==> inputs of 05-25 <==
==> flow/design.v <==
module multiplier  #(parameter width = 16)
   ( input    signed  [width-1 : 0] multiplicand,
     input    signed  [width-1 : 0] multiplier,   
     output   signed  [2 * width - 1 : 0] product
   ) ;
   assign  product = multiplicand * multiplier ;
endmodule
module  adder  #(parameter width = 32)  
		( input   signed [width-1 : 0] a ,
		  input   signed [width-1 : 0] b , 
		  output  signed [width-1 : 0] sum
		) ;
    assign   sum = a + b ;
endmodule
module accumulator #(parameter width = 32) 
	(input    clk,
     	 input    ena,
         input    reset,
         input	  signed [width - 1 : 0] acc_in,
   	 output   reg signed [width - 1 : 0] acc_out
	) ;
   always @(posedge clk) begin
      if (reset)  acc_out <= 0 ;
      else if (ena) acc_out <= acc_in ;
   end
endmodule
module mac_demo(input    clk, 
           input    reset, 
           input    ena,
   	   input    signed [16-1 : 0] k,
           input    signed [16-1 : 0] x,   
           output   signed [2 * 16 - 1 : 0] acc_out
          ) ;
           wire     signed [2 * 16 - 1 : 0] p ;
           wire     signed [2 * 16 - 1 : 0] acc_in ;
   multiplier  #(.width(16)) mult_0(.multiplicand(k),
                                          .multiplier(x),
                       			  .product(p)
                			  ) ;
   adder     #(.width(2*16)) add_0(.a(p),
                			 .b(acc_out),
                			 .sum(acc_in)
               				) ;
   accumulator  #(.width(2*16))  acc_0(.clk(clk),
                   			     .reset(reset),
                   			     .ena(ena),
                   			     .acc_in(acc_in),
                   			     .acc_out(acc_out)
                   			) ;
endmodule
==> flow/run.sh <==
#!/bin/bash
# the make line also repeats each setting of config.mk as NAME=value (left out here)
make -C /OpenROAD-flow-scripts/flow DESIGN_CONFIG=/design/flow/config.mk WORK_HOME=/design/flow/orfs CLKGATE_MAP_FILE= finish
==> flow/config.mk <==
export PLATFORM = sky130hd
export DESIGN_NAME = mac_demo
export DESIGN_NICKNAME = mac_demo
export VERILOG_FILES = /design/flow/design.v
export SDC_FILE = /design/flow/constraint.sdc
export NUM_CORES = 4
export LEC_CHECK = 0
export CAP_MARGIN = 20
export CORE_MARGIN = 2
export CORE_UTILIZATION = 72
export CTS_CLUSTER_DIAMETER = 42
export CTS_CLUSTER_SIZE = 79
export HOLD_SLACK_MARGIN = 0.27
export PLACE_DENSITY = 0.35
export SETUP_SLACK_MARGIN = 1.02
export SLEW_MARGIN = 20
export TNS_END_PERCENT = 40
==> flow/constraint.sdc <==
create_clock -name core_clock -period 3.9 [get_ports {clk}]
set_input_delay 0.7800 -clock core_clock [delete_from_list [all_inputs] [get_ports {clk}]]
set_output_delay 0.7800 -clock core_clock [all_outputs]
set_load 0.01 [all_outputs]
==> 09-23 (differences from 05-25) <==
==> flow/config.mk (replaced) <==
export PLATFORM = sky130hd
export DESIGN_NAME = mac_demo
export DESIGN_NICKNAME = mac_demo
export VERILOG_FILES = /design/flow/design.v
export SDC_FILE = /design/flow/constraint.sdc
export NUM_CORES = 4
export LEC_CHECK = 0
export ABC_AREA = 1
export CAP_MARGIN = 20
export CORE_MARGIN = 2
export CORE_UTILIZATION = 68
export CTS_CLUSTER_DIAMETER = 42
export HOLD_SLACK_MARGIN = 0.27
export SLEW_MARGIN = 20
==> flow/constraint.sdc (replaced) <==
create_clock -name core_clock -period 3.83 [get_ports {clk}]
set_input_delay 0.7660 -clock core_clock [delete_from_list [all_inputs] [get_ports {clk}]]
set_output_delay 0.7660 -clock core_clock [all_outputs]
set_load 0.01 [all_outputs]
==> 06-16 (differences from 05-25) <==
==> flow/config.mk (replaced) <==
export PLATFORM = sky130hd
export DESIGN_NAME = mac_demo
export DESIGN_NICKNAME = mac_demo
export VERILOG_FILES = /design/flow/design.v
export SDC_FILE = /design/flow/constraint.sdc
export NUM_CORES = 4
export LEC_CHECK = 0
export CAP_MARGIN = 20
export CORE_MARGIN = 2
export CORE_UTILIZATION = 40
export SLEW_MARGIN = 20
==> flow/constraint.sdc (replaced) <==
create_clock -name core_clock -period 6.89 [get_ports {clk}]
set_input_delay 1.3780 -clock core_clock [delete_from_list [all_inputs] [get_ports {clk}]]
set_output_delay 1.3780 -clock core_clock [all_outputs]
set_load 0.01 [all_outputs]
==> results <==
| item | 09-23 | 06-16 | 05-25 |
|---|---|---|---|
| Detailed-route DRC error count | - | 0 | 0 |
| CTS tree | - | done | done |
| Clock-pin slew reported for the worst setup and hold paths after clock tree synthesis | - | 50 ps | 60 ps |
| Die width | 142 um | 177 um | 133 um |
| Routed via count divided by cell count | - | 4.79 | 6.46 |
| Tightest Pin Transition | - | 727 ps | 500 ps |
| Critical setup path kind | - | primary input to register | primary input to register |
| Library cell appearing most often on the critical path | - | fa_1 | fa_1 |
| Status | stopped before the end | complete, no violations | complete, but fails checks |
| Last stage reached | 5_1_grt | - | - |
| Layout check failures | - | - | negative setup slack |
| Signal arrival time at the worst endpoint | - | 7010 ps | 6700 ps |
| Critical path startpoint | - | x[2] | x[2] |
| Post-synthesis chip area from yosys | 0.0129 mm^2 | 0.0120 mm^2 | 0.0120 mm^2 |

==> v6 <==
// mac_demo: RTL as listed in full above, without the edits since
==> flow/config.mk <==
export PLATFORM = sky130hd
export DESIGN_NAME = mac_demo
export DESIGN_NICKNAME = mac_demo
export VERILOG_FILES = /design/flow/design.v
export SDC_FILE = /design/flow/constraint.sdc
export NUM_CORES = 4
export LEC_CHECK = 0
export CAP_MARGIN = 20
export CORE_MARGIN = 2
export CORE_UTILIZATION = 72
export CTS_CLUSTER_SIZE = 28
export PLACE_DENSITY = 0.71
export SETUP_SLACK_MARGIN = 1.15
export SLEW_MARGIN = 20
==> flow/constraint.sdc <==
create_clock -name core_clock -period 4.52 [get_ports {clk}]
set_input_delay 0.9040 -clock core_clock [delete_from_list [all_inputs] [get_ports {clk}]]
set_output_delay 0.9040 -clock core_clock [all_outputs]
set_load 0.01 [all_outputs]
run.sh (not shown) runs the stock make flow with config.mk's settings and CLKGATE_MAP_FILE=.
==> inputs of v12, as changes to v6 <==
- CTS_CLUSTER_DIAMETER: default -> 396
- CTS_CLUSTER_SIZE: 28 -> 95
- PLACE_DENSITY: 0.71 -> 0.36
- SETUP_SLACK_MARGIN: 1.15 -> default
==> flow/constraint.sdc (replaced) <==
create_clock -name core_clock -period 5.93 [get_ports {clk}]
set_input_delay 1.1860 -clock core_clock [delete_from_list [all_inputs] [get_ports {clk}]]
set_output_delay 1.1860 -clock core_clock [all_outputs]
set_load 0.01 [all_outputs]
==> impl_metrics.csv <==
group,metric,value,unit
timing,setup_slack,-1.161,ns
outcome,status,"finished with violations",
clocking,cts_setup_buffers,14,
outcome,violations,"negative setup slack",
clocking,cts_resized,202,
place,gp_congestion,0.9070,
place,place_hpwl,27.10,mm
timing,finalSetupViolations,21,
[end of results for v12]
==> impl_metrics.csv <==
group,metric,value,unit
yosys,synth_flops,32,
outcome,status,"stopped before the end",
place,place_hpwl,28.83,mm
outcome,failed_stage,"global routing",
clocking,cts_setup_buffers,47,
yosys,synth_warnings,1,
yosys,synthSimpleGateAreaFrac,0.1445,
place,gp_congestion,0.9053,
outcome,firstError,"[ERROR DPL-0038] Utilization greater than 100%, impossible to legalize",
[end of results for v6]
